[design.v]
`timescale 1ns / 1ns
module alu_top(clk, a, b, s, result, zero);
input clk;
input [15:0] a, b;
input [3:0] s;
output reg [15:0] result;
output reg zero;
reg [15:0] a_q, b_q;
reg [3:0] s_q;
wire [15:0] alu_result;
wire alu_zero;
always @(posedge clk) begin
    a_q <= a;
    b_q <= b;
    s_q <= s;
    result <= alu_result;
    zero <= alu_zero;
end
alu u_alu(.a(a_q), .b(b_q), .s(s_q), .result(alu_result), .zero_detection(alu_zero));
endmodule

`timescale 1ns / 1ns
module three_to_one_mux(d0,d1,d2,s,y);
input [15:0] d0, d1, d2;
input [1:0] s;
output [15:0] y;
reg [15:0] y;
always@(d0 or d1 or d2 or s)
begin
case(s)
      2'b00  : y = d0;
      2'b01  : y = d1;
      2'b10  : y = d2;
      default : y = d0; 
endcase
end
endmodule
module rotate_right(n, value, result);
	input [15:0] n, value;
	output reg [15:0] result;
	reg [15:0] temp, temp2;
	always@(*)
	begin
		temp = 16'd0;
		temp2 = 16'd0;
		case(n[3:0])
			0:
				begin
				result = value;
				end
			1:
				begin
				temp = { {15 - 1 + 1{1'b0}}, value[1 - 1: 0] };
				temp2 = value >> 1;
				result = {temp[1 - 1: 0] , temp2[15 - 1: 0]};
				end
			2:
				begin
				temp = { {15 - 2 + 1{1'b0}}, value[2 - 1: 0] };
				temp2 = value >> 2;
				result = {temp[2 - 1: 0] , temp2[15 - 2: 0]};
				end
			3:
				begin
				temp = { {15 - 3 + 1{1'b0}}, value[3 - 1: 0] };
				temp2 = value >> 3;
				result = {temp[3 - 1: 0] , temp2[15 - 3: 0]};
				end
			4:
				begin
				temp = { {15 - 4 + 1{1'b0}}, value[4 - 1: 0] };
				temp2 = value >> 4;
				result = {temp[4 - 1: 0] , temp2[15 - 4: 0]};
				end
			5:
				begin
				temp = { {15 - 5 + 1{1'b0}}, value[5 - 1: 0] };
				temp2 = value >> 5;
				result = {temp[5 - 1: 0] , temp2[15 - 5: 0]};
				end
			6:
				begin
				temp = { {15 - 6 + 1{1'b0}}, value[6 - 1: 0] };
				temp2 = value >> 6;
				result = {temp[6 - 1: 0] , temp2[15 - 6: 0]};
				end
			7:
				begin
				temp = { {15 - 7 + 1{1'b0}}, value[7 - 1: 0] };
				temp2 = value >> 7;
				result = {temp[7 - 1: 0] , temp2[15 - 7: 0]};
				end
			8:
				begin
				temp = { {15 - 8 + 1{1'b0}}, value[8 - 1: 0] };
				temp2 = value >> 8;
				result = {temp[8 - 1: 0] , temp2[15 - 8: 0]};
				end
			9:
				begin
				temp = { {15 - 9 + 1{1'b0}}, value[9 - 1: 0] };
				temp2 = value >> 9;
				result = {temp[9 - 1: 0] , temp2[15 - 9: 0]};
				end
			10:
				begin
				temp = { {15 - 10 + 1{1'b0}}, value[10 - 1: 0] };
				temp2 = value >> 10;
				result = {temp[10 - 1: 0] , temp2[15 - 10: 0]};
				end
			11:
				begin
				temp = { {15 - 11 + 1{1'b0}}, value[11 - 1: 0] };
				temp2 = value >> 11;
				result = {temp[11 - 1: 0] , temp2[15 - 11: 0]};
				end
			12:
				begin
				temp = { {15 - 12 + 1{1'b0}}, value[12 - 1: 0] };
				temp2 = value >> 12;
				result = {temp[12 - 1: 0] , temp2[15 - 12: 0]};
				end
			13:
				begin
				temp = { {15 - 13 + 1{1'b0}}, value[13 - 1: 0] };
				temp2 = value >> 13;
				result = {temp[13 - 1: 0] , temp2[15 - 13: 0]};
				end
			14:
				begin
				temp = { {15 - 14 + 1{1'b0}}, value[14 - 1: 0] };
				temp2 = value >> 14;
				result = {temp[14 - 1: 0] , temp2[15 - 14: 0]};
				end
			15:
				begin
				temp = { {15 - 15 + 1{1'b0}}, value[15 - 1: 0] };
				temp2 = value >> 15;
				result = {temp[15 - 1: 0] , temp2[15 - 15: 0]};
				end
		endcase
	end
endmodule
module rotate_left(n, value, result);
	input [15:0] n, value;
	output reg [15:0] result;
	reg [15:0] temp, temp2;
	always@(*)
	begin
		temp = 16'd0;
		temp2 = 16'd0;
		case(n[3:0])
			0:
				begin
				result = value;
				end
			1:
				begin
				temp = { {15 - 1 + 1{1'b0}}, value[15:15 - 1 + 1] };
				temp2 = value << 1;
				result = {temp2[15:1] , temp[1 - 1:0]};
				end
			2:
				begin
				temp = { {15 - 2 + 1{1'b0}}, value[15:15 - 2 + 1] };
				temp2 = value << 2;
				result = {temp2[15:2] , temp[2 - 1:0]};
				end
			3:
				begin
				temp = { {15 - 3 + 1{1'b0}}, value[15:15 - 3 + 1] };
				temp2 = value << 3;
				result = {temp2[15:3] , temp[3 - 1:0]};
				end
			4:
				begin
				temp = { {15 - 4 + 1{1'b0}}, value[15:15 - 4 + 1] };
				temp2 = value << 4;
				result = {temp2[15:4] , temp[4 - 1:0]};
				end
			5:
				begin
				temp = { {15 - 5 + 1{1'b0}}, value[15:15 - 5 + 1] };
				temp2 = value << 5;
				result = {temp2[15:5] , temp[5 - 1:0]};
				end
			6:
				begin
				temp = { {15 - 6 + 1{1'b0}}, value[15:15 - 6 + 1] };
				temp2 = value << 6;
				result = {temp2[15:6] , temp[6 - 1:0]};
				end
			7:
				begin
				temp = { {15 - 7 + 1{1'b0}}, value[15:15 - 7 + 1] };
				temp2 = value << 7;
				result = {temp2[15:7] , temp[7 - 1:0]};
				end
			8:
				begin
				temp = { {15 - 8 + 1{1'b0}}, value[15:15 - 8 + 1] };
				temp2 = value << 8;
				result = {temp2[15:8] , temp[8 - 1:0]};
				end
			9:
				begin
				temp = { {15 - 9 + 1{1'b0}}, value[15:15 - 9 + 1] };
				temp2 = value << 9;
				result = {temp2[15:9] , temp[9 - 1:0]};
				end
			10:
				begin
				temp = { {15 - 10 + 1{1'b0}}, value[15:15 - 10 + 1] };
				temp2 = value << 10;
				result = {temp2[15:10] , temp[10 - 1:0]};
				end
			11:
				begin
				temp = { {15 - 11 + 1{1'b0}}, value[15:15 - 11 + 1] };
				temp2 = value << 11;
				result = {temp2[15:11] , temp[11 - 1:0]};
				end
			12:
				begin
				temp = { {15 - 12 + 1{1'b0}}, value[15:15 - 12 + 1] };
				temp2 = value << 12;
				result = {temp2[15:12] , temp[12 - 1:0]};
				end
			13:
				begin
				temp = { {15 - 13 + 1{1'b0}}, value[15:15 - 13 + 1] };
				temp2 = value << 13;
				result = {temp2[15:13] , temp[13 - 1:0]};
				end
			14:
				begin
				temp = { {15 - 14 + 1{1'b0}}, value[15:15 - 14 + 1] };
				temp2 = value << 14;
				result = {temp2[15:14] , temp[14 - 1:0]};
				end
			15:
				begin
				temp = { {15 - 15 + 1{1'b0}}, value[15:15 - 15 + 1] };
				temp2 = value << 15;
				result = {temp2[15:15] , temp[15 - 1:0]};
				end
		endcase
	end
endmodule
`timescale 1ns / 1ns
module alu(a,b,s,result,zero_detection);
input [15:0] a, b;
input [3:0] s;
output [15:0] result;
output reg zero_detection;
wire [15:0] rol_result, ror_result;
reg [15:0] other_result;
reg [1:0] mux_select;
wire [15:0] temp_result;
rotate_left rl1(.n(a), .value(b), .result(rol_result));
rotate_right rr1(.n(a), .value(b), .result(ror_result));
three_to_one_mux mux_1(.d0(rol_result),.d1(ror_result),.d2(other_result),.s(mux_select),.y(temp_result));
always@(*)
begin
 other_result = 16'd0;
 mux_select = 2'h2;
 case(s)
      4'b1111: begin other_result = a + b; mux_select = 3'h2;end   
      4'b1110: begin other_result = a - b; mux_select = 3'h2;end  
      4'b1101: begin other_result = a & b; mux_select = 3'h2;end 
      4'b1100: begin other_result = a | b; mux_select = 3'h2;end 
      4'b0001: begin other_result = a * b; mux_select = 3'h2;end
      4'b1100: begin other_result = a / b; mux_select = 3'h2;end
      4'b1010: begin other_result = a<<b; mux_select = 3'h2;end
      4'b1011: begin other_result = a>>b; mux_select = 3'h2;end
      4'b1000:    begin 
                  if (a < b) 
                        begin 
                              other_result = 16'd1; 
                              mux_select = 3'h2; 
                        end
                  else
                        begin
                              other_result = 0;
                              mux_select = 3'h2; 
                        end
                  end 
      4'b1001:    begin 
                  if(a > b) 
                        begin
                              other_result = 16'd1; 
                              mux_select = 3'h2;
                        end
                  else
                        begin
                              other_result = 0;
                              mux_select = 3'h2; 
                        end
                  end
      4'b1001: begin mux_select = 3'h0;end
      4'b1010: begin mux_select = 3'h1; end
      default: ;
endcase      
end 
always@(*)
begin
if(result == 0)
      zero_detection = 1;
else
      zero_detection = 0;
end 
assign result = temp_result;
endmodule
[run.sh]
#!/bin/bash
# the make line also repeats each setting of config.mk as NAME=value (left out here)
make -C /OpenROAD-flow-scripts/flow DESIGN_CONFIG=/design/flow/config.mk WORK_HOME=/design/flow/orfs CLKGATE_MAP_FILE= finish
[config.mk]
export PLATFORM = sky130hd
export DESIGN_NAME = alu_top
export DESIGN_NICKNAME = alu_top
export VERILOG_FILES = /design/flow/design.v
export SDC_FILE = /design/flow/constraint.sdc
export NUM_CORES = 4
export LEC_CHECK = 0
export ABC_AREA = 1
export CAP_MARGIN = 35
export CELL_PAD_IN_SITES_DETAIL_PLACEMENT = 2
export CELL_PAD_IN_SITES_GLOBAL_PLACEMENT = 3
export CORE_ASPECT_RATIO = 1.31
export CORE_MARGIN = 2
export CORE_UTILIZATION = 40
export CTS_CLUSTER_DIAMETER = 269
export CTS_CLUSTER_SIZE = 84
export GPL_TIMING_DRIVEN = 0
export HOLD_SLACK_MARGIN = 0.21
export MIN_ROUTING_LAYER = met2
export PLACE_DENSITY = 0.5
export SETUP_SLACK_MARGIN = 2.32
export SLEW_MARGIN = 10
[constraint.sdc]
create_clock -name core_clock -period 8.0 [get_ports {clk}]
set_input_delay 1.6000 -clock core_clock [delete_from_list [all_inputs] [get_ports {clk}]]
set_output_delay 1.6000 -clock core_clock [all_outputs]
set_load 0.01 [all_outputs]
==> run_results.csv, run 1 <==
group,metric,value,unit
outcome,outcome,"did not finish",
outcome,lastStage,"global placement",
outcome,firstError,"[ERROR GPL-0301] Utilization 102.334 % exceeds 100%.",
synthesis,yosysTopAreaCell,"fa_1",
die,fp_util,40.7,%
synthesis,postSynthCellCount,1502,
synthesis,syn_avg_cell_area,6.50,µm²
synthesis,postSynthSeqShare,10.9,%
synthesis,fa_ha_area_share,29.3,%
synthesis,flop_cell,"dfxtp_1",
synthesis,edf_count,0,
synthesis,ys_sh_simple,34.0,%
synthesis,ys.flops,53,
synthesis,synthArstFlopShare,0,%
die,die_x,140,µm
synthesis,synthTopCellsByCount,"nand2_1, inv_1, nand3_1",
synthesis,yosys-mux-area-fraction,0,%
synthesis,ys_chip_area,0.00976,mm²
synthesis,top_area_share,16.6,%
synthesis,yosys_warnings,5,
synthesis,most_common_cell,"nand2_1",
synthesis,synthAoiAreaFrac,9.04,%
synthesis,floorplan.nets,1719,
die,chipArea,0.0257,mm²
synthesis,synthXorXnorAreaFrac,1.26,%
synthesis,synth_area,0.00976,mm²
die,core,0.0240,mm²
synthesis,ys_types,58,
synthesis,ys_cells,1502,
die,io_pins,54,
synthesis,area_leaders,"fa_1, nand2_1, ha_1",
die,die_h,183,µm
synthesis,synth.comb.largest_family,"simple AND/OR/NAND/NOR gates",
die,row_count,65,
==> run 2: changes to the inputs <==
- ABC_AREA: 1 -> unset
- CAP_MARGIN: 35 -> 20
- CELL_PAD_IN_SITES_DETAIL_PLACEMENT: 2 -> unset
- CELL_PAD_IN_SITES_GLOBAL_PLACEMENT: 3 -> unset
- CORE_ASPECT_RATIO: 1.31 -> unset
- CORE_UTILIZATION: 40 -> 72
- CTS_CLUSTER_DIAMETER: 269 -> unset
- CTS_CLUSTER_SIZE: 84 -> unset
- GPL_TIMING_DRIVEN: 0 -> unset
- HOLD_SLACK_MARGIN: 0.21 -> -0.1
- MAX_ROUTING_LAYER: unset -> met4
- MIN_ROUTING_LAYER: met2 -> unset
- PLACE_DENSITY: 0.5 -> 0.66
- SETUP_SLACK_MARGIN: 2.32 -> unset
- SLEW_MARGIN: 10 -> 20
- TNS_END_PERCENT: unset -> 5
- clock period: 8.0 -> 6.27 ns (I/O delays scaled with it)
==> run 2 against run 1 <==
The layout now fails its checks (negative setup slack). Die area is 49% lower. Synthesized cell count decreased by 27%. Synthesized area shrank 9.7%.
==> run_results.csv, run 2 <==
group,metric,value,unit
outcome,outcome,"complete, but fails checks",
outcome,check-failures,"negative setup slack",
setup_path,path_cells,"clkinv_2 > buf_6 > nor2_1 > fa_1 > inv_1 > fa_2 > inv_1 > ha_1 > ha_1 > fa_1 > inv_1 > fa_1 > inv_1 > ha_4 > nor3_2 > nor2_2 > o41ai_4 > xor2_2 > o211ai_1 > or4_1 > or4_1 > or4_1 > nor2_1",
final_timing,layout_min_cycle_time,6810,ps
final_timing,hold_violations,0,
global_route,antenna_found_initial,1,
setup_path,critPathSlowestCell,"fa_1",
setup_path,crit_top_cell,"inv_1",
drt,drtPass1Iterations,13,
die,fp_util,73.7,%
synthesis,floorplan.nets,1309,
synthesis,ys_sh_simple,17.6,%
placement,hpwl,25.6,mm
die,die_h,115,µm
synthesis,yosys-mux-area-fraction,7.27,%
synthesis,synth.comb.largest_family,"adder cells",
die,io_pins,54,
synthesis,ys.flops,53,
placement,finalWeightedCongestion,1.13,
clock_tree,cts_buffer_depth,2,
setup_path,cp.arrival,7050,ps
clock_tree,insertion_delay,320,ps
final_timing,holdWs,759,ps
clock_tree,postCtsHoldBufs,0,
job,warning_count,62,
final_timing,setup_viol,1,
setup_path,critPathKind,"reg -> reg",
final_timing,rsz0062_at_grt,"true",
power_and_ir_drop,ir_drop,0.439,mV
final_timing,max_freq,147,MHz
drt,drt-total-wl,35.6,mm
setup_path,crit_end,"zero",
synthesis,synth_area,0.00881,mm²
synthesis,most_common_cell,"inv_1",
min_path,whs_path_depth,1,
die,core,0.0120,mm²
synthesis,postSynthCellCount,1092,
synthesis,flop_cell,"dfxtp_1",
drt,postRouteAntennaNets,0,
global_route,grt_pass1_wl,49.7,mm
setup_path,cpLargestDelayFamily,"adder cells",
power_and_ir_drop,seq-power,412,µW
drt,vias,9443,
power_and_ir_drop,seqPwrFrac,11.0,%
final_layout,area_growth,14.2,%
drt,drt_iter0_markers,2073,
power_and_ir_drop,p_clk_share,8.0,%
clock_tree,clkTransAtPathRegs,80,ps
final_timing,worst_slack,-535,ps
final_timing,fin_skew,9.98,ps
die,chipArea,0.0131,mm²
synthesis,ys_chip_area,0.00881,mm²
power_and_ir_drop,combPwrFrac,80.9,%
synthesis,synthAoiAreaFrac,15.7,%
clock_tree,tritoncts,"yes",
setup_path,max_stage_delay,580,ps
setup_path,end_kind,"flip-flop",
final_timing,tightest_slew,808,ps
clock_tree,clockRootBuffer,"clkbuf_16",
synthesis,ys_cells,1092,
synthesis,postSynthSeqShare,12.0,%
power_and_ir_drop,total_power,3730,µW
die,die_x,115,µm
setup_path,cp-start-kind,"flip-flop",
synthesis,yosysTopAreaCell,"fa_1",
power_and_ir_drop,p_leak,0.00458,µW
global_route,grt_overflow,0,
final_timing,relSlewSlack,45.5,%
drt,wl_per_cell,27.5,µm
setup_path,r2r_slack,-540,ps
setup_path,worstSetupPathDepth,23,
setup_path,critical_path.max_fanout,7,
die,row_count,40,
power_and_ir_drop,p_int,1680,µW
setup_path,cp_num_buf_inv,6,
synthesis,yosys_warnings,5,
job,maxCapViolCount,0,
clock_tree,cts_sinks,53,
synthesis,synthXorXnorAreaFrac,4.87,%
power_and_ir_drop,pwr.group.clock,299,µW
final_timing,drv_slew,0,
power_and_ir_drop,power-top-group,"combinational cells",
synthesis,top_area_share,18.4,%
drt,vias_per_cell,7.30,
clock_tree,cts_buffers,5,
power_and_ir_drop,switching_share,54.9,%
clock_tree,h-tree-depth,2,
placement,port_buffers,53,
drt,drcViolationCount,0,
setup_path,r2r-start,"b_q[3]",
setup_path,timing.rr.end,"zero",
setup_path,required,6520,ps
synthesis,syn_avg_cell_area,8.07,µm²
synthesis,synthArstFlopShare,0,%
final_timing,period_used_share,109,%
global_route,grt_pass1_vias,8855,
synthesis,area_leaders,"fa_1, ha_1, dfxtp_1",
final_layout,nets,1362,
power_and_ir_drop,p_switching,2050,µW
global_route,grt_max_degree,33,
global_route,grt_use_total,52.3,%
setup_path,startpoint,"b_q[3]",
synthesis,synthTopCellsByCount,"inv_1, nor2_1, nand2_1",
synthesis,ys_types,77,
setup_path,r2r_cells,23,
power_and_ir_drop,power_density,371,mW/mm²
min_path,whs_endpoint,"result[0]",
synthesis,fa_ha_area_share,32.5,%
synthesis,edf_count,0,
min_path,hp-start,"s_q[0]",
min_path,hold_class,"reg -> reg",
power_and_ir_drop,powerComb,3020,µW
[run 2: routing by layer]
metal | GRT usage [%] | wire (µm) | vias up
li1 | - | - | 3795
met1 | 59.7 | 11100 | 4259
met2 | 78.0 | 14600 | 993
met3 | 19.1 | 6090 | 396
met4 | 32.4 | 3790 | 0
met5 | - | 0 | -
[run 2: timing repair]
action	in CTS	in global routing
setup endpoints to repair	1	1
resized	30	39
buffers inserted	0	3
gates cloned	0	0
pin swaps	4	17
[run 2: area by class of cell]
class / instances / area [µm²]
fillers: 692 / 1900
inverters: 159 / 601
clock buffers: 5 / 125
repair buffers: 109 / 993
diodes: 1 / 2.50
multi-input cells: 817 / 7040
flip-flops and latches: 53 / 1090
clock inverters: 3 / 25.0
well taps: 147 / 184
[run 2: stage by stage]
stage / setup TNS, ps / util, % / setup slack (ps) / cells / instance area, µm²
after floorplan: 0 / - / 12.8 / 1092 / 8850
after global placement: 0 / 80.6 / 127 / 1282 / 9640
after detailed placement: -251 / 80.6 / -251 / 1282 / 9640
after CTS: 0 / 82.5 / 0.431 / 1290 / 9870
after global routing: -765 / 84.1 / -682 / 1294 / 10100
final: -535 / 84.1 / -535 / 1294 / 10100
==> run 3: changes to the inputs <==
- ABC_AREA: unset -> 1
- CAP_MARGIN: 20 -> 35
- HOLD_SLACK_MARGIN: -0.1 -> unset
- MAX_ROUTING_LAYER: met4 -> unset
- PLACE_DENSITY: 0.66 -> 0.77
- SETUP_SLACK_MARGIN: unset -> -0.27
- TNS_END_PERCENT: 5 -> unset
- clock period: 6.27 -> 4.48 ns (I/O delays scaled with it)
==> run 3 against run 2 <==
The flow now stops in global routing. Synthesized area up 11%. Die area is 10% higher. Synthesized cell count is 38% higher.
==> run_results.csv, run 3 <==
group,metric,value,unit
synthesis,edf_count,0,
synthesis,syn_avg_cell_area,6.50,µm²
placement,post-place-ws,-1320,ps
placement,hpwl,28.3,mm
synthesis,fa_ha_area_share,29.3,%
synthesis,ys_chip_area,0.00976,mm²
outcome,lastStage,"global routing",
synthesis,ys_types,58,
synthesis,synthTopCellsByCount,"nand2_1, inv_1, nand3_1",
clock_tree,clockRootBuffer,"clkbuf_16",
die,fp_util,73.7,%
global_route,grt_use_total,72.1,%
global_route,grt_overflow,53,
placement,finalWeightedCongestion,1.07,
outcome,outcome,"did not finish",
die,die_x,120,µm
synthesis,top_area_share,16.6,%
synthesis,yosys_warnings,5,
die,die_h,120,µm
die,core,0.0132,mm²
synthesis,flop_cell,"dfxtp_1",
synthesis,ys.flops,53,
synthesis,synthAoiAreaFrac,9.04,%
clock_tree,cts_buffer_depth,2,
synthesis,synth_area,0.00976,mm²
clock_tree,h-tree-depth,2,
synthesis,postSynthCellCount,1502,
die,chipArea,0.0145,mm²
clock_tree,postCtsHoldBufs,0,
die,row_count,42,
outcome,firstError,"[ERROR GRT-0232] Routing congestion too high. Check the congestion heatmap in the GUI.",
synthesis,ys_cells,1502,
synthesis,postSynthSeqShare,10.9,%
synthesis,area_leaders,"fa_1, nand2_1, ha_1",
placement,port_buffers,53,
clock_tree,cts_buffers,5,
die,io_pins,54,
placement,dp.cells,1794,
synthesis,synthXorXnorAreaFrac,1.26,%
synthesis,yosys-mux-area-fraction,0,%
synthesis,yosysTopAreaCell,"fa_1",
synthesis,most_common_cell,"nand2_1",
synthesis,ys_sh_simple,34.0,%
synthesis,floorplan.nets,1719,
synthesis,synthArstFlopShare,0,%
synthesis,synth.comb.largest_family,"simple AND/OR/NAND/NOR gates",
clock_tree,cts_sinks,53,
## run 3: what timing repair did
item,4_1_cts
endpoints found under the setup margin,10
resized,80
pin swaps,37
buffers inserted,6
## run 3: through the flow
stage | hold WS, ps | utilization, % | area (µm²)
after global placement | 765 | 84.6 | 11200
after CTS | 831 | 87.8 | 11600
after detailed placement | 808 | 84.6 | 11200
after floorplan | 694 | - | 9940
## run 3: per-layer routing
layer,overflow,global-route usage [%]
met3,1,56.2
met5,0,18.0
met4,25,71.6
met2,25,89.8
met1,2,71.9
==> run 4: changes to the inputs <==
- ABC_AREA: 1 -> unset
- CAP_MARGIN: 35 -> 0
- CORE_ASPECT_RATIO: unset -> 1.08
- HOLD_SLACK_MARGIN: unset -> -0.09
- MIN_ROUTING_LAYER: unset -> met1
- PLACE_DENSITY: 0.77 -> unset
- SETUP_SLACK_MARGIN: -0.27 -> -0.34
- TNS_END_PERCENT: unset -> 70
- clock period: 4.48 -> 5.66 ns (I/O delays scaled with it)
==> run 4 against run 3 <==
The flow again stops in global routing. Die area fell by 9.4%. Synthesized area fell by 9.7%. Synthesized cell count fell by 27%.
==> run_results.csv, run 4 <==
group,metric,value,unit
die,chipArea,0.0131,mm²
synthesis,synthXorXnorAreaFrac,4.87,%
die,core,0.0121,mm²
placement,hpwl,27.5,mm
synthesis,synthAoiAreaFrac,15.7,%
synthesis,fa_ha_area_share,32.5,%
synthesis,postSynthCellCount,1092,
synthesis,flop_cell,"dfxtp_1",
synthesis,synth.comb.largest_family,"adder cells",
placement,port_buffers,53,
synthesis,yosys_warnings,5,
outcome,lastStage,"global routing",
clock_tree,h-tree-depth,2,
clock_tree,cts_buffer_depth,2,
die,io_pins,54,
synthesis,synthArstFlopShare,0,%
synthesis,edf_count,0,
outcome,firstError,"[ERROR GRT-0232] Routing congestion too high. Check the congestion heatmap in the GUI.",
synthesis,yosysTopAreaCell,"fa_1",
clock_tree,postCtsHoldBufs,0,
synthesis,ys_cells,1092,
clock_tree,cts_buffers,5,
synthesis,yosys-mux-area-fraction,7.27,%
synthesis,floorplan.nets,1309,
placement,finalWeightedCongestion,1.07,
die,die_h,119,µm
synthesis,most_common_cell,"inv_1",
synthesis,synthTopCellsByCount,"inv_1, nor2_1, nand2_1",
clock_tree,clockRootBuffer,"clkbuf_16",
global_route,grt_use_total,71.7,%
synthesis,ys.flops,53,
outcome,outcome,"did not finish",
synthesis,ys_types,77,
synthesis,area_leaders,"fa_1, ha_1, dfxtp_1",
die,die_x,110,µm
clock_tree,cts_sinks,53,
synthesis,top_area_share,18.4,%
synthesis,ys_sh_simple,17.6,%
global_route,grt_overflow,13,
synthesis,ys_chip_area,0.00881,mm²
die,fp_util,72.9,%
synthesis,synth_area,0.00881,mm²
synthesis,syn_avg_cell_area,8.07,µm²
die,row_count,42,
synthesis,postSynthSeqShare,12.0,%
run 4: layer usage:
layer,overflow,global-route usage [%]
met5,0,39.6
met1,0,70.8
met2,4,87.5
met3,0,57.4
met4,9,69.9
run 4: repair_timing:
| action | CTS |
|---|---|
| pin swaps | 16 |
| buffers inserted | 8 |
| gates cloned | 0 |
| resized | 63 |
| endpoints found under the setup margin | 1 |
run 4: metrics by stage:
step                cells  area, µm²  setup slack (ps)  power, µW
global placement     1353      10200              -457       3330
floorplan            1092       8970              -337       2320
CTS                  1363      10600              -361       4050
detailed placement   1353      10200              -634       3500
==> run 5: changes to the inputs <==
- ABC_AREA: unset -> 0
- CAP_MARGIN: 0 -> 20
- CELL_PAD_IN_SITES_GLOBAL_PLACEMENT: unset -> 3
- CORE_ASPECT_RATIO: 1.08 -> 2.0
- CORE_UTILIZATION: 72 -> 40
- CTS_CLUSTER_DIAMETER: unset -> 391
- CTS_CLUSTER_SIZE: unset -> 20
- HOLD_SLACK_MARGIN: -0.09 -> unset
- MIN_ROUTING_LAYER: met1 -> unset
- PLACE_DENSITY: unset -> 0.43
- SETUP_SLACK_MARGIN: -0.34 -> unset
- TNS_END_PERCENT: 70 -> unset
- clock period: 5.66 -> 8.0 ns (I/O delays scaled with it)
==> run 5 against run 4 <==
Now clean on timing, DRC and antenna. Die area up 77%. Synthesized area unchanged. Synthesized cell count is the same.
==> run_results.csv, run 5 <==
group,metric,value,unit
outcome,outcome,"complete, no violations",
drt,vias,8143,
final_timing,layout_min_cycle_time,7040,ps
global_route,grt_max_degree,44,
drt,vias_per_cell,5.87,
final_layout,area_growth,10.4,%
min_path,whs_path_depth,3,
clock_tree,tritoncts,"yes",
final_timing,drv_slew,0,
clock_tree,cts_sinks,53,
power_and_ir_drop,power_density,272,mW/mm²
power_and_ir_drop,combPwrFrac,78.3,%
global_route,top_usage_layer,"met2",
drt,drt_iter0_markers,768,
drt,num_antenna_cells,0,
setup_path,startpoint,"a_q[2]",
final_timing,hold_violations,0,
synthesis,synth_area,0.00881,mm²
global_route,grt_pass1_wl,54.6,mm
min_path,hp-start,"s_q[3]",
setup_path,cp_num_buf_inv,3,
synthesis,synthAoiAreaFrac,15.7,%
setup_path,cp-start-kind,"flip-flop",
synthesis,fa_ha_area_share,32.5,%
clock_tree,clkTransAtPathRegs,90,ps
global_route,grt_pass1_vias,8511,
power_and_ir_drop,seq-power,322,µW
final_layout,logic_area,0.00686,mm²
final_timing,tightest_slew,935,ps
power_and_ir_drop,pwr.group.clock,252,µW
synthesis,floorplan.nets,1309,
setup_path,critPathKind,"reg -> reg",
power_and_ir_drop,seqPwrFrac,12.2,%
placement,port_buffers,53,
drt,drt-total-wl,36.7,mm
synthesis,top_area_share,18.4,%
synthesis,area_leaders,"fa_1, ha_1, dfxtp_1",
power_and_ir_drop,p_switching,1480,µW
synthesis,ys_sh_simple,17.6,%
min_path,hold_class,"reg -> reg",
synthesis,yosysTopAreaCell,"fa_1",
setup_path,cpLargestDelayFamily,"adder cells",
final_layout,fillers,2223,
final_timing,worst_slack,963,ps
synthesis,ys.flops,53,
final_layout,regArea,0.00106,mm²
synthesis,ys_cells,1092,
die,chipArea,0.0233,mm²
setup_path,crit_end,"zero",
die,die_h,214,µm
final_timing,max_freq,142,MHz
synthesis,synthArstFlopShare,0,%
final_timing,period_used_share,88.0,%
clock_tree,h-tree-depth,2,
die,core,0.0216,mm²
power_and_ir_drop,total_power,2640,µW
power_and_ir_drop,p_clk_share,9.5,%
drt,postRouteAntennaNets,0,
synthesis,syn_avg_cell_area,8.07,µm²
setup_path,max_stage_delay,780,ps
final_timing,rsz0062_at_grt,"false",
final_timing,setup_viol,0,
job,maxCapViolCount,0,
die,row_count,76,
global_route,met1_usage,36.0,%
setup_path,timing.rr.end,"zero",
power_and_ir_drop,switching_share,56.0,%
setup_path,worstSetupPathDepth,20,
power_and_ir_drop,p_leak,0.00438,µW
global_route,grt_use_total,32.7,%
synthesis,flop_cell,"dfxtp_1",
synthesis,yosys-mux-area-fraction,7.27,%
final_timing,fin_skew,15.0,ps
placement,post-place-ws,998,ps
global_route,antenna_found_initial,0,
final_timing,relSlewSlack,37.0,%
power_and_ir_drop,powerComb,2070,µW
synthesis,postSynthSeqShare,12.0,%
setup_path,critPathSlowestCell,"dfxtp_1",
synthesis,ys_chip_area,0.00881,mm²
setup_path,path_cells,"inv_1 > nor2_1 > fa_1 > fa_1 > ha_1 > fa_1 > inv_1 > fa_1 > fa_1 > inv_1 > ha_1 > o21a_1 > o21a_1 > a2111oi_0 > nor3_1 > a31oi_1 > xor2_1 > o2111ai_1 > or4_1 > nor2_1",
drt,drtPass1Iterations,6,
synthesis,synthTopCellsByCount,"inv_1, nor2_1, nand2_1",
clock_tree,cts_buffers,5,
global_route,grt_use_met2,57.4,%
synthesis,yosys_warnings,5,
final_timing,fin_setup_tns,0,ps
die,fp_util,40.8,%
power_and_ir_drop,power-top-group,"combinational cells",
synthesis,synthXorXnorAreaFrac,4.87,%
die,die_x,109,µm
job,warning_count,61,
setup_path,crit_top_cell,"fa_1",
power_and_ir_drop,p_int,1160,µW
synthesis,most_common_cell,"inv_1",
drt,wl_per_cell,26.5,µm
placement,finalWeightedCongestion,0.958,
setup_path,r2r_cells,20,
clock_tree,insertion_delay,330,ps
synthesis,edf_count,0,
clock_tree,cts_buffer_depth,2,
final_layout,nets,1330,
synthesis,ys_types,77,
synthesis,postSynthCellCount,1092,
final_timing,holdWs,810,ps
setup_path,cp.arrival,7310,ps
setup_path,required,8270,ps
die,io_pins,54,
min_path,whs_endpoint,"result[0]",
drt,drcViolationCount,0,
placement,hpwl,30.5,mm
setup_path,r2r_slack,960,ps
final_layout,post-route-util,45.1,%
setup_path,r2r-start,"a_q[2]",
setup_path,end_kind,"flip-flop",
synthesis,synth.comb.largest_family,"adder cells",
clock_tree,clockRootBuffer,"clkbuf_16",
power_and_ir_drop,ir_drop,0.699,mV
clock_tree,postCtsHoldBufs,0,
global_route,use_met3,3.04,%
clock_tree,cts_setup_buffers,0,
global_route,grt_overflow,0,
setup_path,critical_path.max_fanout,15,
clock_tree,cts_resized,0,
## run 5: cell type report
type / instances / share of cell area, %
inverters: 159 / 6.14
clock buffers: 5 / 1.29
repair buffers: 77 / 7.31
flip-flops and latches: 53 / 10.9
clock inverters: 3 / 0.296
multi-input cells: 817 / 70.5
well taps: 273 / 3.51
## run 5: through the flow
| stage | instances | area, µm² |
|---|---|---|
| 2_1_floorplan | 1092 | 8810 |
| 3_3_place_gp | 1379 | 9570 |
| 3_5_place_dp | 1379 | 9570 |
| 4_1_cts | 1387 | 9730 |
| 5_1_grt | 1387 | 9730 |
| 6_report | 1387 | 9730 |
## run 5: routing by layer
layer | vias to the layer above | wire length, µm
li1 | 3723 | -
met5 | - | 0
met2 | 284 | 19400
met3 | 106 | 1290
met4 | 0 | 2860
met1 | 4030 | 13200
==> run 6: changes to the inputs <==
- ABC_AREA: 0 -> unset
- CELL_PAD_IN_SITES_GLOBAL_PLACEMENT: 3 -> unset
- CORE_ASPECT_RATIO: 2.0 -> unset
- CORE_UTILIZATION: 40 -> 72
- CTS_CLUSTER_DIAMETER: 391 -> 28
- CTS_CLUSTER_SIZE: 20 -> unset
- PLACE_DENSITY: 0.43 -> 0.35
- SETUP_SLACK_MARGIN: unset -> 1.91
- clock period: 8.0 -> 6.65 ns (I/O delays scaled with it)
==> run 6 against run 5 <==
Synthesized area unchanged. The run now fails in global routing. Die area down 44%. Synthesized cell count unchanged.
==> run_results.csv, run 6 <==
group,metric,value,unit
outcome,outcome,"did not finish",
outcome,lastStage,"global routing",
outcome,firstError,"[ERROR GRT-0116] Global routing finished with congestion. Check the congestion regions in the DRC Viewer.",
synthesis,area_leaders,"fa_1, ha_1, dfxtp_1",
placement,hpwl,24.8,mm
die,chipArea,0.0131,mm²
synthesis,ys_sh_simple,17.6,%
synthesis,top_area_share,18.4,%
clock_tree,cts_sinks,53,
synthesis,synthTopCellsByCount,"inv_1, nor2_1, nand2_1",
synthesis,yosysTopAreaCell,"fa_1",
synthesis,most_common_cell,"inv_1",
die,io_pins,54,
synthesis,ys_cells,1092,
die,fp_util,73.7,%
synthesis,ys_types,77,
synthesis,postSynthSeqShare,12.0,%
synthesis,yosys_warnings,5,
synthesis,syn_avg_cell_area,8.07,µm²
synthesis,flop_cell,"dfxtp_1",
synthesis,floorplan.nets,1309,
clock_tree,cts_buffers,5,
synthesis,edf_count,0,
synthesis,synthXorXnorAreaFrac,4.87,%
die,row_count,40,
clock_tree,h-tree-depth,2,
synthesis,fa_ha_area_share,32.5,%
synthesis,ys_chip_area,0.00881,mm²
clock_tree,clockRootBuffer,"clkbuf_16",
placement,port_buffers,53,
synthesis,yosys-mux-area-fraction,7.27,%
placement,post-place-ws,341,ps
synthesis,synth_area,0.00881,mm²
clock_tree,cts_buffer_depth,2,
global_route,grt_overflow,2,
placement,finalWeightedCongestion,1.13,
die,die_h,115,µm
synthesis,synthAoiAreaFrac,15.7,%
synthesis,ys.flops,53,
synthesis,synthArstFlopShare,0,%
synthesis,synth.comb.largest_family,"adder cells",
clock_tree,postCtsHoldBufs,0,
synthesis,postSynthCellCount,1092,
die,die_x,115,µm
global_route,grt_use_total,65.4,%
die,core,0.0120,mm²
## run 6: what timing repair did
| item | 4_1_cts |
|---|---|
| cloned | 3 |
| endpoints found under the setup margin | 9 |
| resized | 113 |
| pin swaps | 30 |
| buffers inserted | 43 |
## run 6: routing by layer
layer,GRT overflow,GRT usage (%)
met2,1,85.3
met5,0,7.45
met1,0,67.8
met3,0,45.8
met4,1,60.6
## run 6: stage by stage
step	hold WS [ps]	cells	total power (µW)	area [µm²]	util [%]
2_1_floorplan	580	1092	2100	9110	-
3_5_place_dp	807	1261	2760	9630	80.5
4_1_cts	810	1315	3380	10600	88.2
3_3_place_gp	800	1261	2650	9630	80.5
==> run 7: changes to the inputs <==
- CAP_MARGIN: 20 -> 35
- CTS_CLUSTER_DIAMETER: 28 -> 30
- PLACE_DENSITY: 0.35 -> unset
- SETUP_SLACK_MARGIN: 1.91 -> 0.82
- clock period: 6.65 -> 6.09 ns (I/O delays scaled with it)
==> run 7 against run 6 <==
Now fails the layout checks on negative setup slack. Synthesized cell count unchanged. Die area unchanged. Synthesized area unchanged.
==> run_results.csv, run 7 <==
group,metric,value,unit
synthesis,postSynthSeqShare,12.0,%
clock_tree,clockRootBuffer,"clkbuf_16",
drt,vias_per_cell,7.64,
setup_path,end_kind,"flip-flop",
global_route,grt_pass1_vias,9306,
die,core,0.0120,mm²
synthesis,ys_chip_area,0.00881,mm²
placement,finalWeightedCongestion,1.16,
clock_tree,postCtsHoldBufs,0,
power_and_ir_drop,power-top-group,"combinational cells",
clock_tree,tritoncts,"yes",
final_timing,setup_viol,1,
placement,hpwl,25.5,mm
power_and_ir_drop,ir_drop,0.428,mV
power_and_ir_drop,pwr.group.clock,313,µW
drt,postRouteAntennaNets,0,
final_layout,area_growth,17.6,%
setup_path,worstSetupPathDepth,23,
setup_path,cp_num_buf_inv,6,
placement,port_buffers,53,
setup_path,critPathKind,"reg -> reg",
synthesis,most_common_cell,"inv_1",
synthesis,ys_sh_simple,17.6,%
job,maxCapViolCount,0,
setup_path,critPathSlowestCell,"or4_1",
final_timing,drv_slew,0,
drt,drt_iter0_markers,2678,
setup_path,critical_path.max_fanout,10,
synthesis,synthXorXnorAreaFrac,4.87,%
synthesis,ys_types,77,
synthesis,synthAoiAreaFrac,15.7,%
synthesis,synth_area,0.00881,mm²
die,die_x,115,µm
outcome,outcome,"complete, but fails checks",
power_and_ir_drop,p_int,1950,µW
setup_path,startpoint,"a_q[5]",
final_timing,fin_setup_tns,-341,ps
die,die_h,115,µm
synthesis,synthArstFlopShare,0,%
setup_path,r2r_slack,-340,ps
die,chipArea,0.0131,mm²
setup_path,r2r-start,"a_q[5]",
synthesis,yosysTopAreaCell,"fa_1",
synthesis,fa_ha_area_share,32.5,%
setup_path,cpLargestDelayFamily,"adder cells",
final_timing,worst_slack,-341,ps
setup_path,crit_end,"zero",
min_path,hp-start,"b_q[4]",
final_layout,regArea,0.00111,mm²
die,io_pins,54,
setup_path,crit_top_cell,"fa_1",
drt,drtPass1Iterations,19,
drt,wl_per_cell,29.1,µm
power_and_ir_drop,powerComb,3490,µW
power_and_ir_drop,power_density,407,mW/mm²
clock_tree,h-tree-depth,2,
global_route,grt_max_degree,42,
clock_tree,clkTransAtPathRegs,80,ps
final_layout,nets,1378,
setup_path,max_stage_delay,580,ps
final_layout,fillers,604,
synthesis,flop_cell,"dfxtp_1",
setup_path,cp-start-kind,"flip-flop",
synthesis,edf_count,0,
synthesis,top_area_share,18.4,%
synthesis,synthTopCellsByCount,"inv_1, nor2_1, nand2_1",
drt,drt-total-wl,38.1,mm
setup_path,r2r_cells,23,
placement,dp.cells,1288,
global_route,grt_pass1_wl,51.5,mm
final_timing,relSlewSlack,23.2,%
setup_path,timing.rr.end,"zero",
clock_tree,cts_buffers,5,
final_timing,rsz0062_at_grt,"true",
final_timing,layout_min_cycle_time,6430,ps
final_timing,max_freq,156,MHz
final_timing,fin_skew,8.98,ps
die,row_count,40,
synthesis,yosys-mux-area-fraction,7.27,%
power_and_ir_drop,switching_share,53.7,%
drt,vias,10008,
power_and_ir_drop,p_clk_share,7.4,%
synthesis,area_leaders,"fa_1, ha_1, dfxtp_1",
clock_tree,cts_buffer_depth,2,
drt,drcViolationCount,0,
synthesis,synth.comb.largest_family,"adder cells",
job,warning_count,64,
clock_tree,cts_sinks,53,
outcome,check-failures,"negative setup slack",
final_timing,period_used_share,106,%
final_timing,hold_violations,0,
power_and_ir_drop,seq-power,420,µW
setup_path,path_cells,"buf_6 > nand2_2 > fa_1 > fa_1 > inv_1 > ha_2 > fa_1 > inv_2 > fa_1 > fa_1 > inv_2 > ha_4 > o21a_1 > o21a_1 > buf_6 > a2111oi_4 > nor3_2 > buf_4 > a31oi_4 > xor2_2 > o2111ai_2 > or4_1 > nor2_1",
synthesis,yosys_warnings,5,
power_and_ir_drop,seqPwrFrac,10.0,%
setup_path,required,6350,ps
synthesis,floorplan.nets,1309,
clock_tree,insertion_delay,320,ps
final_layout,fin_cells,1310,
synthesis,syn_avg_cell_area,8.07,µm²
final_timing,tightest_slew,1140,ps
synthesis,ys.flops,53,
global_route,grt_use_total,52.8,%
min_path,hold_class,"reg -> reg",
min_path,whs_endpoint,"result[2]",
global_route,antenna_found_initial,1,
setup_path,cp.arrival,6690,ps
final_timing,holdWs,785,ps
power_and_ir_drop,p_leak,0.00466,µW
synthesis,postSynthCellCount,1092,
synthesis,ys_cells,1092,
final_layout,logic_area,0.00718,mm²
power_and_ir_drop,p_switching,2270,µW
global_route,grt_overflow,0,
power_and_ir_drop,combPwrFrac,82.6,%
min_path,whs_path_depth,2,
die,fp_util,73.7,%
## run 7: what timing repair did
item,CTS,global route
cloned,0,0
pin swaps,24,25
hold endpoints to repair,0,0
gates resized,64,50
setup endpoints to repair,6,7
buffers inserted,9,4
## run 7: metal layers
layer  vias to the layer above  wire length [µm]  GRT usage (%)
met4                         2              4860           37.3
met5                         -                11              0
met2                      1230             15100           80.2
li1                       3842                 -              -
met3                       535              6430           16.8
met1                      4399             11700           63.3
## run 7: final cells by class
type | count | area share, %
Sequential cell | 53 | 10.7
Multi-Input combinational cell | 817 | 69.3
Inverter | 159 | 6.01
Clock buffer | 6 | 1.24
Tap cell | 147 | 1.77
Antenna cell | 1 | 0.0241
Timing Repair Buffer | 125 | 10.8
Clock inverter | 2 | 0.133
## run 7: metrics by stage
stage | util (%) | power, µW | area, µm² | setup WS [ps]
2_1_floorplan | - | 2150 | 8980 | 106
3_3_place_gp | 81.5 | 2820 | 9750 | -120
3_5_place_dp | 81.5 | 2910 | 9750 | -340
4_1_cts | 84.8 | 3410 | 10100 | 54.1
5_1_grt | 86.6 | 4330 | 10400 | -487
6_report | 86.6 | 4220 | 10400 | -341
==> run 8: changes to the inputs <==
- ABC_AREA: unset -> 1
- CAP_MARGIN: 35 -> 20
- CTS_CLUSTER_DIAMETER: 30 -> 363
- PLACE_DENSITY: unset -> 0.65
- SETUP_SLACK_MARGIN: 0.82 -> -0.39
- clock period: 6.09 -> 5.77 ns (I/O delays scaled with it)
==> run 8 against run 7 <==
The layout still fails its checks (negative setup slack). Setup slack improved by 260 ps. Sequential power increased by 6.7%. Wire length decreased by 12%. Register-to-register slack improved by 260 ps. Via count increased by 4.9%. Flip-flop count unchanged. Worst hold slack improved by 44 ps. Cell count increased by 32%. Combinational power decreased by 31%. Total power decreased by 22%. Critical path depth increased by 4. Largest cell class unchanged.
==> run_results.csv, run 8 <==
group,metric,value,unit
outcome,outcome,"complete, but fails checks",
outcome,check-failures,"negative setup slack",
setup_path,cp-start-kind,"flip-flop",
die,die_h,120,µm
synthesis,synthTopCellsByCount,"nand2_1, inv_1, nand3_1",
drt,drt_iter0_markers,1379,
power_and_ir_drop,p_int,1570,µW
setup_path,critPathKind,"reg -> reg",
placement,hpwl,26.8,mm
setup_path,r2r_slack,-80,ps
clock_tree,cts_sinks,53,
synthesis,floorplan.nets,1719,
synthesis,synthAoiAreaFrac,9.04,%
setup_path,critPathSlowestCell,"dfxtp_1",
job,warning_count,61,
power_and_ir_drop,p_switching,1720,µW
setup_path,startpoint,"a_q[2]",
power_and_ir_drop,pwr.group.clock,418,µW
min_path,hold_class,"reg -> reg",
drt,vias,10501,
die,chipArea,0.0145,mm²
clock_tree,cts_buffers,5,
setup_path,worstSetupPathDepth,27,
setup_path,end_kind,"flip-flop",
placement,post-place-ws,102,ps
die,core,0.0132,mm²
final_timing,fin_skew,15.7,ps
synthesis,edf_count,0,
clock_tree,clkTransAtPathRegs,80,ps
die,io_pins,54,
synthesis,top_area_share,16.6,%
clock_tree,cts_resized,0,
synthesis,ys_cells,1502,
final_timing,period_used_share,101,%
setup_path,r2r_cells,27,
synthesis,ys_chip_area,0.00976,mm²
global_route,antenna_found_initial,0,
power_and_ir_drop,p_leak,0.00611,µW
drt,postRouteAntennaNets,0,
clock_tree,cts_buffer_depth,2,
synthesis,flop_cell,"dfxtp_1",
setup_path,max_stage_delay,670,ps
synthesis,postSynthCellCount,1502,
synthesis,ys.flops,53,
clock_tree,tritoncts,"yes",
final_layout,area_growth,9.43,%
global_route,grt_pass1_vias,10247,
drt,vias_per_cell,6.09,
power_and_ir_drop,ir_drop,0.284,mV
final_timing,worst_slack,-82.0,ps
setup_path,cp_num_buf_inv,5,
power_and_ir_drop,p_clk_share,12.7,%
setup_path,timing.rr.end,"zero",
power_and_ir_drop,seq-power,448,µW
die,die_x,120,µm
synthesis,synthXorXnorAreaFrac,1.26,%
final_timing,setup_viol,1,
final_timing,layout_min_cycle_time,5850,ps
power_and_ir_drop,switching_share,52.2,%
power_and_ir_drop,seqPwrFrac,13.6,%
global_route,grt_pass1_wl,52.7,mm
clock_tree,insertion_delay,320,ps
power_and_ir_drop,power_density,308,mW/mm²
final_timing,hold_violations,0,
final_timing,fin_setup_tns,-82.0,ps
drt,top_layer,"met4",
synthesis,yosysTopAreaCell,"fa_1",
synthesis,yosys-mux-area-fraction,0,%
synthesis,postSynthSeqShare,10.9,%
synthesis,synthArstFlopShare,0,%
drt,wl_per_cell,19.5,µm
final_timing,max_freq,171,MHz
power_and_ir_drop,powerComb,2420,µW
synthesis,syn_avg_cell_area,6.50,µm²
final_layout,nets,1763,
final_timing,drv_slew,0,
synthesis,ys_sh_simple,34.0,%
min_path,hp-start,"s_q[1]",
clock_tree,clockRootBuffer,"clkbuf_16",
clock_tree,cts_setup_buffers,0,
clock_tree,postCtsHoldBufs,0,
synthesis,ys_types,58,
setup_path,cpLargestDelayFamily,"adder cells",
synthesis,most_common_cell,"nand2_1",
synthesis,fa_ha_area_share,29.3,%
setup_path,crit_top_cell,"nand2_1",
drt,wl_met3,4.83,mm
die,fp_util,73.7,%
setup_path,critical_path.max_fanout,10,
drt,drcViolationCount,0,
final_timing,relSlewSlack,32.2,%
drt,drtPass1Iterations,7,
synthesis,synth_area,0.00976,mm²
setup_path,cp.arrival,6080,ps
final_timing,tightest_slew,991,ps
min_path,whs_path_depth,5,
min_path,whs_endpoint,"result[0]",
global_route,grt_use_total,47.4,%
clock_tree,h-tree-depth,2,
synthesis,area_leaders,"fa_1, nand2_1, ha_1",
setup_path,crit_end,"zero",
synthesis,synth.comb.largest_family,"simple AND/OR/NAND/NOR gates",
global_route,grt_max_degree,40,
drt,num_antenna_cells,0,
global_route,grt_overflow,0,
setup_path,required,5990,ps
drt,m1WireLength,12.1,mm
job,maxCapViolCount,0,
placement,finalWeightedCongestion,1.05,
drt,drt-total-wl,33.6,mm
power_and_ir_drop,combPwrFrac,73.7,%
placement,port_buffers,53,
final_layout,fillers,972,
drt,wl_met2,14.2,mm
synthesis,yosys_warnings,5,
die,row_count,42,
setup_path,r2r-start,"a_q[2]",
power_and_ir_drop,power-top-group,"combinational cells",
run 8: per-stage QoR:
| stage | hold WS, ps | total power [µW] | area, µm² | util, % | instances |
|---|---|---|---|---|---|
| 2_1_floorplan | 705 | 2100 | 9760 | - | 1502 |
| 3_3_place_gp | 766 | 2650 | 10500 | 79.2 | 1715 |
| 3_5_place_dp | 800 | 2770 | 10500 | 79.2 | 1715 |
| 4_1_cts | 826 | 3200 | 10700 | 80.6 | 1723 |
| 5_1_grt | 912 | 3560 | 10700 | 80.6 | 1723 |
| 6_report | 829 | 3290 | 10700 | 80.6 | 1723 |
run 8: area by class of cell:
cell class	count	area (µm²)	share of cell area, %
multi-input cells	1077	7190	67.3
inverters	316	1190	11.1
flip-flops and latches	53	1060	9.95
repair buffers	93	831	7.78
well taps	176	220	2.06
clock buffers	5	125	1.17
clock inverters	3	65.1	0.609
run 8: routing by layer:
| layer | GRT usage, % | up-vias |
|---|---|---|
| met4 | 27.5 | 0 |
| li1 | - | 4726 |
| met2 | 73.1 | 815 |
| met3 | 13.5 | 220 |
| met5 | 0 | - |
| met1 | 59.1 | 4740 |
==> run 9: changes to the inputs <==
- ABC_AREA: 1 -> unset
- CAP_MARGIN: 20 -> 10
- CORE_ASPECT_RATIO: unset -> 1.55
- CORE_UTILIZATION: 72 -> 52
- CTS_CLUSTER_DIAMETER: 363 -> unset
- HOLD_SLACK_MARGIN: unset -> 0.04
- MIN_ROUTING_LAYER: unset -> met1
- PLACE_DENSITY: 0.65 -> unset
- PLACE_DENSITY_LB_ADDON: unset -> 0.23
- SETUP_SLACK_MARGIN: -0.39 -> 0.34
- TNS_END_PERCENT: unset -> 70
- clock period: 5.77 -> 4.71 ns (I/O delays scaled with it)
==> run 9 against run 8 <==
The layout still fails its checks (negative setup slack). First-iteration DRC count is 39% lower. Worst hold slack improved by 6.5 ps. Global-route usage shrank 5.1 points. Critical path type unchanged. Largest cell class unchanged. Largest power group unchanged.
==> run_results.csv, run 9 <==
group,metric,value,unit
job,maxCapViolCount,0,
global_route,grt_use_total,42.2,%
clock_tree,h-tree-depth,2,
synthesis,postSynthCellCount,1092,
synthesis,yosys-mux-area-fraction,7.27,%
clock_tree,cts_buffer_depth,2,
placement,hpwl,29.9,mm
min_path,whs_path_depth,2,
global_route,grt_max_degree,38,
synthesis,syn_avg_cell_area,8.07,µm²
power_and_ir_drop,ir_drop,1.55,mV
synthesis,synthAoiAreaFrac,15.7,%
final_layout,regArea,0.00110,mm²
synthesis,ys.flops,53,
final_layout,fillers,1351,
setup_path,r2r_slack,-1470,ps
global_route,grt_pass1_wl,56.1,mm
global_route,grt_overflow,0,
drt,num_antenna_cells,0,
power_and_ir_drop,power_density,572,mW/mm²
synthesis,synth_area,0.00881,mm²
power_and_ir_drop,power-top-group,"combinational cells",
power_and_ir_drop,p_int,3320,µW
clock_tree,clkTransAtPathRegs,90,ps
setup_path,required,4970,ps
die,chipArea,0.0180,mm²
synthesis,ys_cells,1092,
clock_tree,insertion_delay,320,ps
final_timing,fin_skew,13.6,ps
placement,dp.cells,1455,
die,core,0.0167,mm²
synthesis,yosys_warnings,5,
final_timing,layout_min_cycle_time,6180,ps
drt,vias_per_cell,6.21,
synthesis,yosysTopAreaCell,"fa_1",
synthesis,ys_types,77,
die,io_pins,54,
power_and_ir_drop,total_power,6570,µW
final_timing,worst_slack,-1470,ps
final_timing,setup_viol,9,
synthesis,most_common_cell,"inv_1",
clock_tree,cts_buffers,5,
outcome,outcome,"complete, but fails checks",
setup_path,critPathSlowestCell,"fa_1",
power_and_ir_drop,seqPwrFrac,8.2,%
min_path,hold_class,"reg -> reg",
setup_path,cp-start-kind,"flip-flop",
synthesis,floorplan.nets,1309,
synthesis,area_leaders,"fa_1, ha_1, dfxtp_1",
final_timing,tightest_slew,842,ps
final_timing,drv_slew,0,
setup_path,crit_top_cell,"fa_1",
drt,drtPass1Iterations,7,
min_path,hp-start,"s_q[0]",
synthesis,top_area_share,18.4,%
final_layout,logic_area,0.00741,mm²
die,fp_util,52.8,%
final_timing,max_freq,162,MHz
setup_path,critPathKind,"reg -> reg",
setup_path,r2r-start,"b_q[3]",
synthesis,edf_count,0,
clock_tree,clockRootBuffer,"clkbuf_16",
setup_path,timing.rr.end,"zero",
power_and_ir_drop,combPwrFrac,85.4,%
min_path,whs_endpoint,"result[0]",
final_timing,relSlewSlack,43.1,%
setup_path,max_stage_delay,530,ps
die,row_count,59,
final_timing,rsz0062_at_grt,"true",
die,die_x,109,µm
synthesis,synth.comb.largest_family,"adder cells",
synthesis,synthTopCellsByCount,"inv_1, nor2_1, nand2_1",
synthesis,synthXorXnorAreaFrac,4.87,%
final_layout,nets,1484,
power_and_ir_drop,p_switching,3250,µW
setup_path,worstSetupPathDepth,22,
setup_path,startpoint,"b_q[3]",
synthesis,postSynthSeqShare,12.0,%
power_and_ir_drop,seq-power,537,µW
drt,vias,9199,
power_and_ir_drop,switching_share,49.5,%
synthesis,flop_cell,"dfxtp_1",
final_timing,holdWs,836,ps
drt,postRouteAntennaNets,0,
job,warning_count,62,
final_layout,fin_cells,1481,
final_timing,hold_violations,0,
setup_path,crit_end,"zero",
final_layout,post-route-util,68.9,%
synthesis,ys_sh_simple,17.6,%
power_and_ir_drop,p_clk_share,6.5,%
outcome,check-failures,"negative setup slack",
power_and_ir_drop,powerComb,5610,µW
setup_path,path_cells,"ha_1 > inv_1 > fa_1 > fa_1 > inv_1 > ha_2 > fa_1 > ha_1 > inv_1 > fa_1 > inv_2 > ha_4 > and2_4 > o21ai_2 > nand2_2 > o41ai_4 > xor2_2 > o211ai_1 > or4_4 > or4_4 > or4_4 > nor2_1",
clock_tree,postCtsHoldBufs,0,
setup_path,cp_num_buf_inv,4,
synthesis,fa_ha_area_share,32.5,%
drt,drt_iter0_markers,844,
drt,drt-total-wl,37.5,mm
drt,drcViolationCount,0,
die,die_h,166,µm
placement,port_buffers,53,
drt,wl_per_cell,25.3,µm
final_timing,period_used_share,131,%
power_and_ir_drop,p_leak,0.00527,µW
setup_path,end_kind,"flip-flop",
setup_path,cpLargestDelayFamily,"adder cells",
synthesis,synthArstFlopShare,0,%
setup_path,r2r_cells,22,
global_route,grt_pass1_vias,9436,
setup_path,critical_path.max_fanout,6,
setup_path,cp.arrival,6430,ps
synthesis,ys_chip_area,0.00881,mm²
placement,post-place-ws,-1650,ps
global_route,antenna_found_initial,0,
clock_tree,tritoncts,"yes",
final_layout,area_growth,30.5,%
clock_tree,cts_sinks,53,
placement,finalWeightedCongestion,1.08,
power_and_ir_drop,pwr.group.clock,424,µW
==> run 9: through the flow <==
step | TNS, ps | instance area, µm²
after floorplan | -3020 | 9110
after global placement | -5750 | 10700
after detailed placement | -6460 | 10700
after CTS | -4340 | 11200
after global routing | -6660 | 11500
final | -5460 | 11500
==> run 9: metal layers <==
layer	wire [µm]	up-vias	track usage (%)
li1	-	4037	-
met1	13100	4419	49.2
met2	17800	551	67.4
met4	3870	0	34.3
met5	0	-	0
met3	2700	192	6.12
==> run 9: what timing repair did <==
| item | CTS | global route |
|---|---|---|
| setup endpoints to repair | 11 | 11 |
| buffers inserted | 8 | 10 |
| pin swaps | 32 | 31 |
| resized | 84 | 56 |
==> run 9: cell type report <==
cell class	count	share of cell area, %
clock buffer	5	1.09
clock inverter	3	0.250
inverter	159	5.35
multi-input combinational	817	64.5
sequential	53	9.59
tap	213	2.32
timing repair buffer	231	16.9
==> run 10: changes to the inputs <==
- CAP_MARGIN: 10 -> 20
- CORE_ASPECT_RATIO: 1.55 -> unset
- CORE_UTILIZATION: 52 -> 68
- CTS_CLUSTER_DIAMETER: unset -> 31
- HOLD_SLACK_MARGIN: 0.04 -> unset
- MAX_ROUTING_LAYER: unset -> met4
- MIN_ROUTING_LAYER: met1 -> unset
- PLACE_DENSITY_LB_ADDON: 0.23 -> unset
- SETUP_SLACK_MARGIN: 0.34 -> -0.52
- TNS_END_PERCENT: 70 -> unset
- clock period: 4.71 -> 5.1 ns (I/O delays scaled with it)
==> run 10 against run 9 <==
Still fails the layout checks on negative setup slack. Die area decreased by 23%. Sequential power decreased by 7.4%. Utilization increased by 17 points. Cell count decreased by 5.5%. Critical path depth increased by 1. Register-to-register slack improved by 490 ps. Combinational power decreased by 25%. Setup slack improved by 490 ps. Synthesized cell count unchanged. Clock skew decreased by 2.3 ps. Global-route usage increased by 8.0 points. First-iteration DRC count increased by 91%. Critical path type unchanged.
==> run_results.csv, run 10 <==
group,metric,value,unit
synthesis,synthAoiAreaFrac,15.7,%
min_path,whs_path_depth,2,
die,die_x,118,µm
placement,placed_area,0.0103,mm²
die,row_count,41,
synthesis,syn_avg_cell_area,8.07,µm²
setup_path,critPathKind,"reg -> reg",
clock_tree,clkTransAtPathRegs,80,ps
synthesis,ys_cells,1092,
synthesis,synthArstFlopShare,0,%
final_timing,fin_skew,11.3,ps
clock_tree,tritoncts,"yes",
synthesis,ys_sh_simple,17.6,%
placement,finalWeightedCongestion,1.14,
synthesis,postSynthSeqShare,12.0,%
setup_path,critPathSlowestCell,"or4_1",
drt,postRouteAntennaNets,0,
outcome,check-failures,"negative setup slack",
power_and_ir_drop,pwr.group.clock,389,µW
final_timing,relSlewSlack,45.6,%
placement,hpwl,27.0,mm
synthesis,yosys_warnings,5,
die,fp_util,69.8,%
clock_tree,clockRootBuffer,"clkbuf_16",
setup_path,cpLargestDelayFamily,"adder cells",
global_route,antenna_found_initial,2,
global_route,grt_overflow,0,
die,core,0.0126,mm²
die,die_h,118,µm
setup_path,crit_top_cell,"fa_1",
synthesis,yosysTopAreaCell,"fa_1",
setup_path,cp.arrival,6340,ps
placement,dp.cells,1386,
setup_path,max_stage_delay,540,ps
power_and_ir_drop,p_leak,0.00496,µW
min_path,hp-start,"b_q[4]",
synthesis,ys.flops,53,
final_timing,period_used_share,119,%
power_and_ir_drop,p_int,2530,µW
setup_path,cp_num_buf_inv,5,
setup_path,startpoint,"b_q[2]",
setup_path,timing.rr.end,"zero",
power_and_ir_drop,power-top-group,"combinational cells",
drt,vias_per_cell,6.87,
min_path,hold_class,"reg -> reg",
synthesis,most_common_cell,"inv_1",
setup_path,critical_path.max_fanout,4,
synthesis,yosys-mux-area-fraction,7.27,%
clock_tree,cts_sinks,53,
final_timing,worst_slack,-977,ps
synthesis,edf_count,0,
clock_tree,cts_buffer_depth,2,
placement,post-place-ws,-1190,ps
setup_path,r2r_cells,23,
final_timing,max_freq,165,MHz
synthesis,top_area_share,18.4,%
synthesis,flop_cell,"dfxtp_1",
global_route,grt_use_total,50.2,%
power_and_ir_drop,ir_drop,0.436,mV
power_and_ir_drop,p_clk_share,7.6,%
setup_path,path_cells,"buf_4 > nand2_1 > fa_1 > fa_1 > inv_1 > ha_1 > fa_1 > ha_1 > inv_1 > fa_1 > inv_2 > ha_4 > buf_4 > o21a_1 > o21a_1 > a2111oi_4 > nor3_2 > xor2_2 > nand2_2 > o211ai_1 > or4_1 > or4_1 > nor2_1",
synthesis,floorplan.nets,1309,
final_layout,fillers,707,
drt,drcViolationCount,0,
global_route,grt_max_degree,32,
power_and_ir_drop,switching_share,50.4,%
drt,drtPass1Iterations,10,
final_timing,setup_viol,6,
setup_path,r2r-start,"b_q[2]",
drt,drt-total-wl,34.5,mm
final_layout,logic_area,0.00712,mm²
synthesis,postSynthCellCount,1092,
final_timing,drv_slew,0,
final_layout,regArea,0.00110,mm²
setup_path,r2r_slack,-980,ps
job,maxCapViolCount,0,
global_route,grt_pass1_vias,9393,
die,chipArea,0.0139,mm²
power_and_ir_drop,seq-power,497,µW
final_layout,final_cell_area,0.0108,mm²
final_layout,nets,1442,
global_route,grt_pass1_wl,52.1,mm
clock_tree,insertion_delay,320,ps
setup_path,end_kind,"flip-flop",
drt,vias,9615,
job,warning_count,64,
synthesis,ys_chip_area,0.00881,mm²
final_layout,area_growth,22.3,%
min_path,whs_endpoint,"result[2]",
power_and_ir_drop,p_switching,2570,µW
final_timing,hold_violations,0,
synthesis,synthTopCellsByCount,"inv_1, nor2_1, nand2_1",
setup_path,worstSetupPathDepth,23,
synthesis,synth_area,0.00881,mm²
setup_path,cp-start-kind,"flip-flop",
power_and_ir_drop,seqPwrFrac,9.7,%
synthesis,area_leaders,"fa_1, ha_1, dfxtp_1",
synthesis,ys_types,77,
drt,drt_iter0_markers,1608,
power_and_ir_drop,power_density,473,mW/mm²
final_timing,tightest_slew,804,ps
synthesis,synth.comb.largest_family,"adder cells",
clock_tree,h-tree-depth,2,
synthesis,synthXorXnorAreaFrac,4.87,%
final_timing,fin_setup_tns,-2550,ps
final_timing,rsz0062_at_grt,"true",
placement,port_buffers,53,
clock_tree,cts_buffers,5,
setup_path,required,5360,ps
power_and_ir_drop,powerComb,4210,µW
final_layout,fin_cells,1400,
power_and_ir_drop,combPwrFrac,82.6,%
die,io_pins,54,
setup_path,crit_end,"zero",
synthesis,fa_ha_area_share,32.5,%
final_timing,layout_min_cycle_time,6080,ps
outcome,outcome,"complete, but fails checks",
drt,wl_per_cell,24.6,µm
run 10: final cells by class:
cell class | count | share of cell area, %
Clock buffer | 6 | 1.29
Timing Repair Buffer | 189 | 14.6
Tap cell | 172 | 2.00
Sequential cell | 53 | 10.2
Inverter | 159 | 5.73
Clock inverter | 2 | 0.128
Multi-Input combinational cell | 817 | 66.1
Antenna cell | 2 | 0.0464
run 10: stage by stage:
step | util, % | total power (µW) | hold slack [ps]
after floorplan | - | 2570 | 564
after CTS | 84.5 | 4480 | 795
after global routing | 85.4 | 5350 | 788
after detailed placement | 81.9 | 3880 | 755
after global placement | 81.9 | 3680 | 747
final | 85.4 | 5100 | 795
run 10: timing repair:
action	in CTS	in global routing
resized	51	31
setup buffers	5	1
gates cloned	0	0
hold endpoints to repair	0	0
hold buffers	0	0
setup endpoints to repair	2	2
pin swaps	18	7
run 10: routing by layer:
layer / GRT usage, % / routed length [µm] / vias to the layer above
li1: - / - / 3957
met1: 59.4 / 11700 / 4388
met2: 74.6 / 14700 / 929
met3: 14.7 / 4760 / 341
met4: 32.8 / 3270 / 0
met5: - / 0 / -
==> run 11: changes to the inputs <==
- ABC_AREA: unset -> 1
- CORE_UTILIZATION: 68 -> 40
- CTS_CLUSTER_DIAMETER: 31 -> 391
- CTS_CLUSTER_SIZE: unset -> 20
- MAX_ROUTING_LAYER: met4 -> unset
- PLACE_DENSITY: unset -> 0.43
- SETUP_SLACK_MARGIN: -0.52 -> unset
- clock period: 5.1 -> 8.0 ns (I/O delays scaled with it)
==> run 11 against run 10 <==
The run now finishes clean. Combinational power fell by about 60%. Global-route usage decreased by 21 points. Synthesized area up 11%. Setup slack gained 2700 ps. Critical endpoint unchanged. Largest power group unchanged. Highest routed layer unchanged.
==> run_results.csv, run 11 <==
group,metric,value,unit
synthesis,synthXorXnorAreaFrac,1.26,%
global_route,antenna_found_initial,0,
drt,vias_per_cell,5.15,
clock_tree,cts_resized,0,
synthesis,area_leaders,"fa_1, nand2_1, ha_1",
setup_path,max_stage_delay,840,ps
placement,hpwl,29.6,mm
job,maxCapViolCount,0,
synthesis,synthAoiAreaFrac,9.04,%
placement,post-place-ws,1780,ps
synthesis,postSynthCellCount,1502,
final_timing,layout_min_cycle_time,6310,ps
clock_tree,clkTransAtPathRegs,90,ps
setup_path,critical_path.max_fanout,15,
synthesis,floorplan.nets,1719,
final_layout,fillers,2645,
power_and_ir_drop,combPwrFrac,73.4,%
final_layout,nets,1738,
final_timing,fin_skew,18.8,ps
synthesis,ys_types,58,
synthesis,ys_cells,1502,
die,die_h,160,µm
synthesis,yosys-mux-area-fraction,0,%
clock_tree,cts_sinks,53,
final_layout,post-route-util,44.2,%
power_and_ir_drop,powerComb,1670,µW
global_route,grt_overflow,0,
setup_path,critPathKind,"reg -> reg",
power_and_ir_drop,seqPwrFrac,15.1,%
power_and_ir_drop,switching_share,52.9,%
setup_path,r2r_slack,1690,ps
global_route,grt_max_degree,42,
synthesis,ys_chip_area,0.00976,mm²
die,fp_util,40.5,%
clock_tree,cts_setup_buffers,0,
setup_path,cp-start-kind,"flip-flop",
final_layout,regArea,0.00106,mm²
synthesis,yosys_warnings,5,
global_route,grt_use_total,29.2,%
final_layout,area_growth,9.13,%
setup_path,end_kind,"flip-flop",
synthesis,syn_avg_cell_area,6.50,µm²
synthesis,synthArstFlopShare,0,%
clock_tree,cts_buffers,5,
placement,finalWeightedCongestion,0.944,
final_timing,period_used_share,78.8,%
setup_path,crit_end,"zero",
drt,num_antenna_cells,0,
synthesis,synthTopCellsByCount,"nand2_1, inv_1, nand3_1",
final_timing,max_freq,159,MHz
power_and_ir_drop,pwr.group.clock,262,µW
final_timing,hold_violations,0,
synthesis,synth.comb.largest_family,"simple AND/OR/NAND/NOR gates",
setup_path,required,8260,ps
min_path,hp-start,"s_q[1]",
setup_path,r2r-start,"a_q[5]",
synthesis,fa_ha_area_share,29.3,%
final_timing,worst_slack,1690,ps
setup_path,worstSetupPathDepth,27,
drt,drtPass1Iterations,5,
synthesis,most_common_cell,"nand2_1",
die,core,0.0241,mm²
drt,vias,9504,
min_path,whs_path_depth,5,
global_route,grt_pass1_vias,9450,
setup_path,timing.rr.end,"zero",
final_timing,rsz0062_at_grt,"false",
setup_path,cp_num_buf_inv,6,
setup_path,cp.arrival,6560,ps
die,die_x,160,µm
die,io_pins,54,
final_timing,holdWs,781,ps
final_timing,fin_setup_tns,0,ps
power_and_ir_drop,ir_drop,0.126,mV
drt,drt_iter0_markers,647,
synthesis,postSynthSeqShare,10.9,%
global_route,grt_pass1_wl,56.3,mm
drt,drcViolationCount,0,
power_and_ir_drop,p_int,1070,µW
power_and_ir_drop,seq-power,343,µW
clock_tree,clockRootBuffer,"clkbuf_16",
clock_tree,insertion_delay,320,ps
drt,wl_per_cell,19.8,µm
final_timing,drv_slew,0,
drt,postRouteAntennaNets,0,
min_path,hold_class,"reg -> reg",
power_and_ir_drop,p_switching,1200,µW
power_and_ir_drop,p_clk_share,11.5,%
final_timing,setup_viol,0,
synthesis,edf_count,0,
synthesis,synth_area,0.00976,mm²
power_and_ir_drop,power_density,214,mW/mm²
synthesis,top_area_share,16.6,%
die,chipArea,0.0257,mm²
power_and_ir_drop,p_leak,0.00597,µW
synthesis,flop_cell,"dfxtp_1",
clock_tree,cts_buffer_depth,2,
setup_path,critPathSlowestCell,"dfxtp_1",
synthesis,ys_sh_simple,34.0,%
synthesis,ys.flops,53,
synthesis,yosysTopAreaCell,"fa_1",
final_timing,tightest_slew,920,ps
clock_tree,h-tree-depth,2,
outcome,outcome,"complete, no violations",
final_layout,logic_area,0.00719,mm²
final_timing,relSlewSlack,37.1,%
job,warning_count,61,
clock_tree,postCtsHoldBufs,0,
setup_path,cpLargestDelayFamily,"adder cells",
setup_path,startpoint,"a_q[5]",
power_and_ir_drop,power-top-group,"combinational cells",
min_path,whs_endpoint,"result[0]",
clock_tree,tritoncts,"yes",
placement,port_buffers,53,
setup_path,r2r_cells,27,
die,row_count,57,
drt,drt-total-wl,36.6,mm
-- run 11: area by class of cell --
type | count | area share, %
well taps | 324 | 3.81
clock inverters | 2 | 0.364
inverters | 316 | 11.1
multi-input cells | 1077 | 67.5
clock buffers | 5 | 1.18
repair buffers | 68 | 6.04
flip-flops and latches | 53 | 9.98
-- run 11: stage by stage --
step	cells	total power [µW]	area (µm²)
floorplan	1502	1520	9760
global placement	1838	2020	10500
detailed placement	1838	2020	10500
CTS	1845	2290	10600
global route	1845	2570	10600
finish	1845	2270	10600
-- run 11: metal layers --
metal,part of all wire [%],GRT usage [%]
met1,46,40.1
met2,44,47.0
met3,5.6,3.53
met4,3.9,11.1
met5,0,0
No activity file was given, so power comes from the tool's default toggle rates.
